// CPU
module CPU(clk, rst, memoryData, memoryAddress, dataOut, readSignal, writeSignal, AC);
input clk;
input rst;  
input [15:0] memoryData;
reg [3:0] state;
reg [5:0] PC;
reg [10:0] MAR;
reg signed [15:0] MBR;
reg [3:0] opcode;
reg M;
reg [15:0] IR;
reg zeroFlag, overflowFlag, carryFlag, negativeFlag;
output reg readSignal;
output reg writeSignal;
output reg signed [15:0] AC;
output reg [15:0] dataOut; 
output reg [10:0] memoryAddress;
reg signed [15:0] result;
parameter Load = 4'd1, Store = 4'd2, Add = 4'd3, Sub = 4'd4, Mul = 4'd5, Div = 4'd6 , Branch = 4'd7, BRZ = 4'd8;
always @ (posedge clk) begin
	if (rst) begin
	PC <= 0;
	state = 0;
	AC <= 0;
	dataOut <= 0;
	memoryAddress <= 0;
	zeroFlag = 0;
	overflowFlag = 0;
	carryFlag = 0;
	negativeFlag = 0;
	readSignal = 1;
	writeSignal = 0;
	end
	else
	case (state)
		0: begin  
			MAR <= PC;
			state = 1;
		end
		1: begin  
			writeSignal = 0;
			readSignal = 1;
			memoryAddress <= MAR;
			PC <= PC + 1;
			state = 2;
		end
		2:state = 3;  
		3: begin
			MBR <= memoryData;
			state = 4;
		end
		4: begin
			IR <= MBR;
			state = 5;
		end
		5: begin  
			opcode <= IR[15:12];
			M <= IR[11];
			MAR <= IR[10:0];
			state = 6;
		end
		6: begin
				if (opcode == Branch) begin  
					PC <= MAR; 
					state = 0;
				end
				else if (opcode == BRZ) begin  
					if(zeroFlag == 1 && M == 1) begin
						PC <= MAR;
						state = 0;
					end
					else begin
						state = 0;
					end
				end
				else begin
					state = 7;
				end
		end
		7: begin
			if (opcode == Store) begin
				memoryAddress <= MAR;
			end
			state = 8;
		end
		8: begin
			if (opcode == Store) begin  
				writeSignal = 1;
				readSignal = 0;
				dataOut <= AC;
				state = 0;
			end
			else begin
				state = 9;
			end
		end
		9: begin
			writeSignal = 0;
			readSignal = 1;
			if(M == 1) begin
				memoryAddress <= MAR;
			end
  ...
For scale: ~2400 cells after synthesis, ~63 I/O pins, ~19000 um^2 of cells after synthesis.
clock: 42.0 ns
lec_check: 0
cap_margin: 20
core_margin: 2
core_utilization: 40
cts_cluster_diameter: 245
cts_cluster_size: 98
place_density: 0.6
slew_margin: 20
tns_end_percent: 15
run.sh (not shown) runs the stock make flow with config.mk's settings and CLKGATE_MAP_FILE=.
The starting point produced a clean layout.
Rerun with:
- CELL_PAD_IN_SITES_DETAIL_PLACEMENT: default -> 2
- CTS_CLUSTER_DIAMETER: 245 -> default
- CTS_CLUSTER_SIZE: 98 -> default
- PLACE_DENSITY: 0.6 -> default
- TNS_END_PERCENT: 15 -> 95
Result: This time the run completed, yet does not pass: capacitance limit, slew limit, setup timing; cell area goes up by 0.72%; total power goes up by about 6%; wire length goes up by 84%; clock-buffer cell count goes up by 1; cell count goes up by 0.53%; sequential share of layout area goes down by 0.11 points; die size does not change; core utilization goes up by 0.32 points; worst hold slack improves by 23 ps; synthesized area stays the same; clock skew goes up by 17 ps.
Rerun with:
- ABC_AREA: default -> 1
- CELL_PAD_IN_SITES_DETAIL_PLACEMENT: 2 -> default
- CORE_UTILIZATION: 40 -> 70
- CTS_CLUSTER_DIAMETER: default -> 188
- CTS_CLUSTER_SIZE: default -> 46
- PLACE_DENSITY: default -> 0.37
- TNS_END_PERCENT: 95 -> 15
After rerunning: The changed run passed the timing, DRC and antenna checks. Design area falls by 4.2%. Via count came out lower by 14%. Flip-flop count does not change. Combinational power is lower by 21%. Die area fell by 43%. Clock skew goes down by 20 ps. Core utilization climbs by 31 points. Hold slack got worse by 35 ps. Synthesized area falls by 0.75%. Non-clock buffer count falls by 39. Count of clock-buffer cells in the layout drops by 1.
Rerun with:
- ABC_AREA: 1 -> default
- CORE_UTILIZATION: 70 -> 59
- CTS_CLUSTER_DIAMETER: 188 -> default
- CTS_CLUSTER_SIZE: 46 -> default
- PLACE_DENSITY: 0.37 -> default
- TNS_END_PERCENT: 15 -> default
- clock period: 42.0 -> 21.5 ns (I/O delays scaled with it)
Outcome:
- With this change the flow died in global routing (ODB-0269)
- synthesized area increases by 0.76%
- synthesized cell count decreases by 17%
- die size increases by 19%
Rerun with:
- CORE_UTILIZATION: 59 -> 52
- PLACE_DENSITY: default -> 0.6
- clock period: 21.5 -> 38.3 ns (I/O delays scaled with it)
What happened: The changed run finished with timing, DRC and antenna clean. Die area came out higher by 13%. Synthesized area stays the same. Synthesized cell count stays the same.


Setup of run 1:
Starting RTL as in the previous note.
clock: 44.8 ns
lec_check: 0
abc_area: 1
cap_margin: 15
core_margin: 2
core_utilization: 72
cts_cluster_diameter: 340
cts_cluster_size: 99
place_density: 0.4
setup_slack_margin: -1.24
slew_margin: 20
[inputs] run 2 vs run 1
==> flow/config.mk <==
export PLATFORM = sky130hd
export DESIGN_NAME = CPU
export DESIGN_NICKNAME = CPU
export VERILOG_FILES = /design/flow/design.v
export SDC_FILE = /design/flow/constraint.sdc
export NUM_CORES = 4
export LEC_CHECK = 0
export CAP_MARGIN = 20
export CORE_MARGIN = 2
export CORE_UTILIZATION = 50
export SETUP_SLACK_MARGIN = 5.0
export SLEW_MARGIN = 20
==> flow/constraint.sdc <==
create_clock -name core_clock -period 21.5 [get_ports {clk}]
set_input_delay 4.3000 -clock core_clock [delete_from_list [all_inputs] [get_ports {clk}]]
set_output_delay 4.3000 -clock core_clock [all_outputs]
set_load 0.01 [all_outputs]
### Flow results
Run 2 vs. run 1: multiplexer area fraction after synthesis +4.6 points; number of detailed-route iterations in the first pass -1; number of tapcells +53%; global routing usage summed across all routing layers -7.7 points.
The flow completed for run 2, but it is not clean: the layout still shows negative setup slack.
Delta (run 2 minus run 1): count of clock-buffer cells in the layout has increased, logic depth of the worst register-to-register path saw a decrease, fmax increased by 27% relative to the old numbers.
Measured against each other, run 1 and run 2 differ in core utilization, the higher figure coming from run 1.
Count of fill cells added during filler insertion for run 2 is higher than for run 1.
Relative to run 1, the final cell area reported for run 2 is higher.
The inputs of run 3 differ from those of run 2 as listed below.
--- a/flow/config.mk
+++ b/flow/config.mk
@@ -6,7 +6,9 @@
 export NUM_CORES = 4
 export LEC_CHECK = 0
+export ABC_AREA = 1
 export CAP_MARGIN = 20
 export CORE_MARGIN = 2
-export CORE_UTILIZATION = 50
-export SETUP_SLACK_MARGIN = 5.0
+export CORE_UTILIZATION = 62
+export CTS_CLUSTER_SIZE = 96
+export PLACE_DENSITY = 0.6
 export SLEW_MARGIN = 20
==> flow/constraint.sdc <==
create_clock -name core_clock -period 23.0 [get_ports {clk}]
set_input_delay 4.6000 -clock core_clock [delete_from_list [all_inputs] [get_ports {clk}]]
set_output_delay 4.6000 -clock core_clock [all_outputs]
set_load 0.01 [all_outputs]
==> results <==
Between run 2 and run 3, the post-synthesis share of cell area spent on and-or and or-and gates is higher for run 2. Looking at number of rows created at floorplan across run 2 and run 3, the one that comes out lower is run 3. Stage in which a tool error killed run 3: 5_1_grt. Re number of primary I/O pins: no difference whatsoever between run 2 and run 3. Run 2 has higher xor/xnor share of the synthesized area than run 3. Area after synthesis is higher on run 2.
The inputs of run 4 differ from those of run 3 as listed below.
--- a/flow/config.mk
+++ b/flow/config.mk
@@ -9,6 +9,6 @@
 export CAP_MARGIN = 20
 export CORE_MARGIN = 2
-export CORE_UTILIZATION = 62
-export CTS_CLUSTER_SIZE = 96
+export CORE_UTILIZATION = 72
+export CTS_CLUSTER_SIZE = 99
 export PLACE_DENSITY = 0.6
 export SLEW_MARGIN = 20
==> flow/constraint.sdc <==
create_clock -name core_clock -period 58.2 [get_ports {clk}]
set_input_delay 11.6400 -clock core_clock [delete_from_list [all_inputs] [get_ports {clk}]]
set_output_delay 11.6400 -clock core_clock [all_outputs]
set_load 0.01 [all_outputs]
### Flow results
Run 4 completed; timing, DRC and antenna clean. Run 4 vs run 3: overall die width down by a little under 10%. Run 4 against run 3: instance area at placement -18%; post-synthesis share of cell area spent on and-or and or-and gates saw little to no change; die area fell about 14%; setup slack at placement went up by 29.09 ns; HPWL after detailed placement saw a decrease.
## Diff of input files: run 5 against run 4
--- a/flow/config.mk
+++ b/flow/config.mk
@@ -10,5 +10,8 @@
 export CORE_MARGIN = 2
 export CORE_UTILIZATION = 72
+export CTS_CLUSTER_DIAMETER = 340
 export CTS_CLUSTER_SIZE = 99
-export PLACE_DENSITY = 0.6
+export PLACE_DENSITY = 0.85
+export SETUP_SLACK_MARGIN = -1.24
 export SLEW_MARGIN = 20
+export TNS_END_PERCENT = 20
==> flow/constraint.sdc <==
create_clock -name core_clock -period 44.8 [get_ports {clk}]
set_input_delay 8.9600 -clock core_clock [delete_from_list [all_inputs] [get_ports {clk}]]
set_output_delay 8.9600 -clock core_clock [all_outputs]
set_load 0.01 [all_outputs]
Results
Each of the runs, namely run 4 and run 5, reached the end of the flow and came out clean. Sort run 4 and run 5 by non-clock buffer count desc -> top: run 4. Diff run 4 -> run 5 | fmax | increase of about 0.4%. Sort run 4 and run 5 by final standard cell utilization of the core, descending, and run 4 comes first.


== build 90 ==
Starting RTL as in the previous note.
Design CPU, start of the top module:
module CPU(clk, rst, memoryData, memoryAddress, dataOut, readSignal, writeSignal, AC);
clock: 19.8 ns
lec_check: 0
abc_area: 1
cap_margin: 15
core_margin: 2
core_utilization: 72
cts_cluster_diameter: 360
cts_cluster_size: 38
hold_slack_margin: 0.29
place_density: 0.63
setup_slack_margin: 3.94
slew_margin: 20
tns_end_percent: 90
As the logs show, build 90 stopped at 4_1_cts after a tool error, so it never reached the end of the flow.
For build 5, these inputs were changed with respect to build 90:
# build 90
export LEC_CHECK = 0
export ABC_AREA = 1
export CAP_MARGIN = 15
export CORE_MARGIN = 2
export CORE_UTILIZATION = 72
export CTS_CLUSTER_DIAMETER = 360
export CTS_CLUSTER_SIZE = 38
export HOLD_SLACK_MARGIN = 0.29
export PLACE_DENSITY = 0.63
export SETUP_SLACK_MARGIN = 3.94
export SLEW_MARGIN = 20
export TNS_END_PERCENT = 90
create_clock -name core_clock -period 19.8 [get_ports {clk}]
# build 5
export LEC_CHECK = 0
export ABC_AREA = 1
export CAP_MARGIN = 20
export CORE_MARGIN = 2
export CORE_UTILIZATION = 58
export PLACE_DENSITY = 0.6
export SLEW_MARGIN = 20
create_clock -name core_clock -period 28.8 [get_ports {clk}]
Notes after the runs:
Build 5 -> build 90: synthesized area delta 0, exact match
Build 5: row count higher than build 90
Build 5 completed end to end with timing, DRC and antenna clean.
For chip area, dividing the value from build 90 by the value from build 5 gives 0.810.
--- input diff build 5..build 37 ---
# build 5
export LEC_CHECK = 0
export ABC_AREA = 1
export CAP_MARGIN = 20
export CORE_MARGIN = 2
export CORE_UTILIZATION = 58
export PLACE_DENSITY = 0.6
export SLEW_MARGIN = 20
create_clock -name core_clock -period 28.8 [get_ports {clk}]
# build 37
export LEC_CHECK = 0
export ABC_AREA = 1
export CAP_MARGIN = 20
export CORE_MARGIN = 2
export CORE_UTILIZATION = 65
export CTS_CLUSTER_SIZE = 72
export PLACE_DENSITY = 0.6
export SLEW_MARGIN = 20
create_clock -name core_clock -period 24.0 [get_ports {clk}]
Build 37: it failed with a tool error in 5_1_grt, so there are no final results. Half-perimeter wire length after detailed placement grows by more than 10% when moving from build 5 to build 37. On effective utilization at floorplan, the higher figure sits with build 37, not build 5. Per the comparison of build 37 with build 5, number of CTS-inserted buffers did not really move; die height lower; chip width now sits lower; standard cell core area shows a reduction of 3600 um^2. Between build 5 and build 37, number of rows created at floorplan decreased.
### build 37 -> build 88
# build 37
export LEC_CHECK = 0
export ABC_AREA = 1
export CAP_MARGIN = 20
export CORE_MARGIN = 2
export CORE_UTILIZATION = 65
export CTS_CLUSTER_SIZE = 72
export PLACE_DENSITY = 0.6
export SLEW_MARGIN = 20
create_clock -name core_clock -period 24.0 [get_ports {clk}]
# build 88
export LEC_CHECK = 0
export ABC_AREA = 1
export CAP_MARGIN = 20
export CORE_MARGIN = 2
export CORE_UTILIZATION = 65
export CTS_CLUSTER_SIZE = 72
export PLACE_DENSITY = 0.6
export SETUP_SLACK_MARGIN = 2.51
export SLEW_MARGIN = 20
create_clock -name core_clock -period 28.8 [get_ports {clk}]
Notes after the runs:
Tool error GRT-0232 stopped build 88 during 5_1_grt; no final results.
From build 88 to build 37, number of cell rows did not move at all.
Comparing build 88 and build 37, the higher number of cells after detailed placement was measured on build 37.
Re final RePlAce weighted congestion: build 88 is 1.2% up on build 37.
Summary: with build 37 as the reference, post-CTS setup repair buffer count in build 88 moved down by more than a quarter.
Diff build 88..build 37 | number of different library cells in the post-synthesis netlist | negligible
Per the comparison of build 88 with build 37, netlist area before placement comparable, HPWL reported at the end of detailed placement now smaller.
Diff build 37..build 88 | cts-stage hold buffer count | unchanged
For placed standard-cell area, dividing the value from build 88 by the value from build 37 gives 0.844.


Setup of run A:
Starting RTL as in the previous note.
clock: 8.53 ns
lec_check: 0
cap_margin: 20
core_margin: 2
core_utilization: 72
cts_cluster_diameter: 88
cts_cluster_size: 10
place_density: 0.6
setup_slack_margin: 2.54
slew_margin: 40
Run A never completed, since it errored out during clock tree synthesis.
--- input diff run A..run B ---
Settings: removing SETUP_SLACK_MARGIN (formerly 2.54); changing SLEW_MARGIN from 40 to 20; removing CTS_CLUSTER_DIAMETER (formerly 88); changing CORE_UTILIZATION from 72 to 40; removing CTS_CLUSTER_SIZE (formerly 10); changing the clock period (ns, I/O delays scaled along) from 8.53 to 42.0.
Number of cells in the design after placement in run B vs run A: down about 7%
Run B vs. run A: final RePlAce weighted congestion went down, die area went up, yosys stat cell total did not really move.
Run B finished every stage and its layout cleared the timing, DRC and antenna checks.
Run B vs. run A: half-perimeter wire length after detailed placement dropped 21%, core utilization before placement decreased by 33 points relative to the old numbers, post-synth area from yosys stat about even, width of the chip +56 µm.
Number of rows created at floorplan (higher): run B
Run A -> run B: core outline area increased by more than half
Here is what was changed in the inputs of run C compared with run B.
Settings: the clock period (ns, I/O delays scaled along) now 38.3, was 42.0.
Results
Measured slew at the worst slew-check pin: run C higher than run B. Run B has higher worst slack at placement than run C. Power (lower): run B. On cell count, run C tracks run B almost exactly. On run C: part of the total power dissipated in the clock network is 0.8 points lower than what run B gave. Higher part of the power in registers was reported by run C, not run B. The core of run C is more densely filled than that of run B. Any difference in total standard cell area after synthesis between run C and run B is small enough to ignore.
What run D does differently from run C at the input level:
Settings: ABC_AREA newly set to 1; SETUP_SLACK_MARGIN newly set to 2.47; CORE_UTILIZATION changed from 40 to 72; the clock period (ns, I/O delays scaled along) changed from 38.3 to 28.8.
--- outcome ---
Looking at the logs for run D and run C, the single run that did not finish was run D. On synthesized-area fraction occupied by and/or/nand/nor cells, the lower figure sits with run C, not run D. Taking run C as the reference, in run D die boundary width fell by 56 µm; die boundary height went down by 56 µm; share of synthesized cell area in full adder, half adder and majority cells went up 0.18 points; register share after synthesis closely matched the old numbers; gate count of the mapped netlist picked up an extra 20%. In run D, the average cell area after synthesis came out about 17% below the value in run C. Side by side, xor-xnor portion of the synthesized cell area turned out lower in run D than in run C. Of run D and run C, run C shows the higher yosys synthesis chip area, with run D below it. The final reports for run D and run C show row count lower in the former. Looking at die size, run D sits about 44% lower than run C does.


Starting RTL as in the previous note.
==> flow/config.mk <==
export PLATFORM = sky130hd
export DESIGN_NAME = CPU
export DESIGN_NICKNAME = CPU
export VERILOG_FILES = /design/flow/design.v
export SDC_FILE = /design/flow/constraint.sdc
export NUM_CORES = 4
export LEC_CHECK = 0
export ABC_AREA = 1
export CAP_MARGIN = 0
export CORE_ASPECT_RATIO = 0.74
export CORE_MARGIN = 2
export CORE_UTILIZATION = 72
export CTS_CLUSTER_DIAMETER = 391
export CTS_CLUSTER_SIZE = 96
export PLACE_DENSITY = 0.6
export SETUP_SLACK_MARGIN = -2.0
export SLEW_MARGIN = 20
export TNS_END_PERCENT = 5
==> flow/constraint.sdc <==
create_clock -name core_clock -period 21.4 [get_ports {clk}]
set_input_delay 4.2800 -clock core_clock [delete_from_list [all_inputs] [get_ports {clk}]]
set_output_delay 4.2800 -clock core_clock [all_outputs]
set_load 0.01 [all_outputs]
The starting point failed in 4_1_cts on DPL-0033.
Rerun with:
Settings changed: ABC_AREA 1 to not set, CAP_MARGIN 0 to 20, CORE_ASPECT_RATIO 0.74 to not set, CORE_UTILIZATION 72 to 66, CTS_CLUSTER_DIAMETER 391 to 49, CTS_CLUSTER_SIZE 96 to not set, PLACE_DENSITY 0.6 to not set, TNS_END_PERCENT 5 to not set.
Clock period 21.4 ns to 27.5 ns, I/O delays scaled along.
Outcome: Now the flow finished but fails on setup timing. Die size rises by 9.6%. Area after synthesis rises by 0.76%. Synthesized cell count falls by 17%.
Rerun with:
Settings changed: ABC_AREA set to 0, CORE_ASPECT_RATIO set to 0.95, CORE_UTILIZATION 66 to 71, CTS_CLUSTER_DIAMETER 49 to 44, CTS_CLUSTER_SIZE set to 74, MAX_ROUTING_LAYER set to met4, PLACE_DENSITY_LB_ADDON set to 0.19, SETUP_SLACK_MARGIN -2.0 to 5.0, SLEW_MARGIN 20 to 10, TNS_END_PERCENT set to 5.
The changed run died in 5_1_grt (GRT-0232).
Die area went down by 6.9%.
Area after synthesis does not change.
Synthesized cell count stays the same.
Rerun with:
Settings changed: ABC_AREA 0 to 1, CAP_MARGIN 20 to 25, CORE_MARGIN 2 to 5, CORE_UTILIZATION 71 to 59, CTS_CLUSTER_DIAMETER 44 to 268, CTS_CLUSTER_SIZE 74 to 100, TNS_END_PERCENT 5 to not set.
Clock period 27.5 ns to 35.8 ns, I/O delays scaled along.
=>
- The changed run passed the timing, DRC and antenna checks
- die size rises by 27%
- synthesized area shrinks by 0.75%
- synthesized cell count grows by 20%
Rerun with:
Settings changed: ABC_AREA 1 to 0, CAP_MARGIN 25 to 10, CORE_MARGIN 5 to 2, CORE_UTILIZATION 59 to 58, CTS_CLUSTER_DIAMETER 268 to 44, CTS_CLUSTER_SIZE 100 to not set.
Clock period 35.8 ns to 21.6 ns, I/O delays scaled along.
- Now the flow produced a layout that fails on setup timing
- core utilization came out higher by 19 points
- wire length went up by 43%
- fmax is lower by 1.0%
- count of clock-buffer cells in the layout went up by 1
- critical path depth goes down by 83
- power is higher by about 66%
- setup slack loses 14 ns
- register-to-register slack gets worse by 14 ns
- sequential share of layout area is lower by 3.3 points
- first-iteration DRC count goes up by 90%
- hold slack gets better by 0.030 ns
Rerun with:
Settings changed: CORE_UTILIZATION 58 to 63, TNS_END_PERCENT set to 5.
Clock period 21.6 ns to 27.5 ns, I/O delays scaled along.
The new run finished but fails on setup timing. Design area fell by 10%. Clock-buffer cell count rose by 1. Die area fell by 7.8%. Hold slack loses 0.017 ns. Via count fell by 8.0%. Routed wire length fell by 11%. Power fell by 21%. Worst setup slack gains 6.4 ns. Core utilization fell by 3.1 points. Clock power fell by 18%.
No activity file was given, so power comes from the tool's default toggle rates.
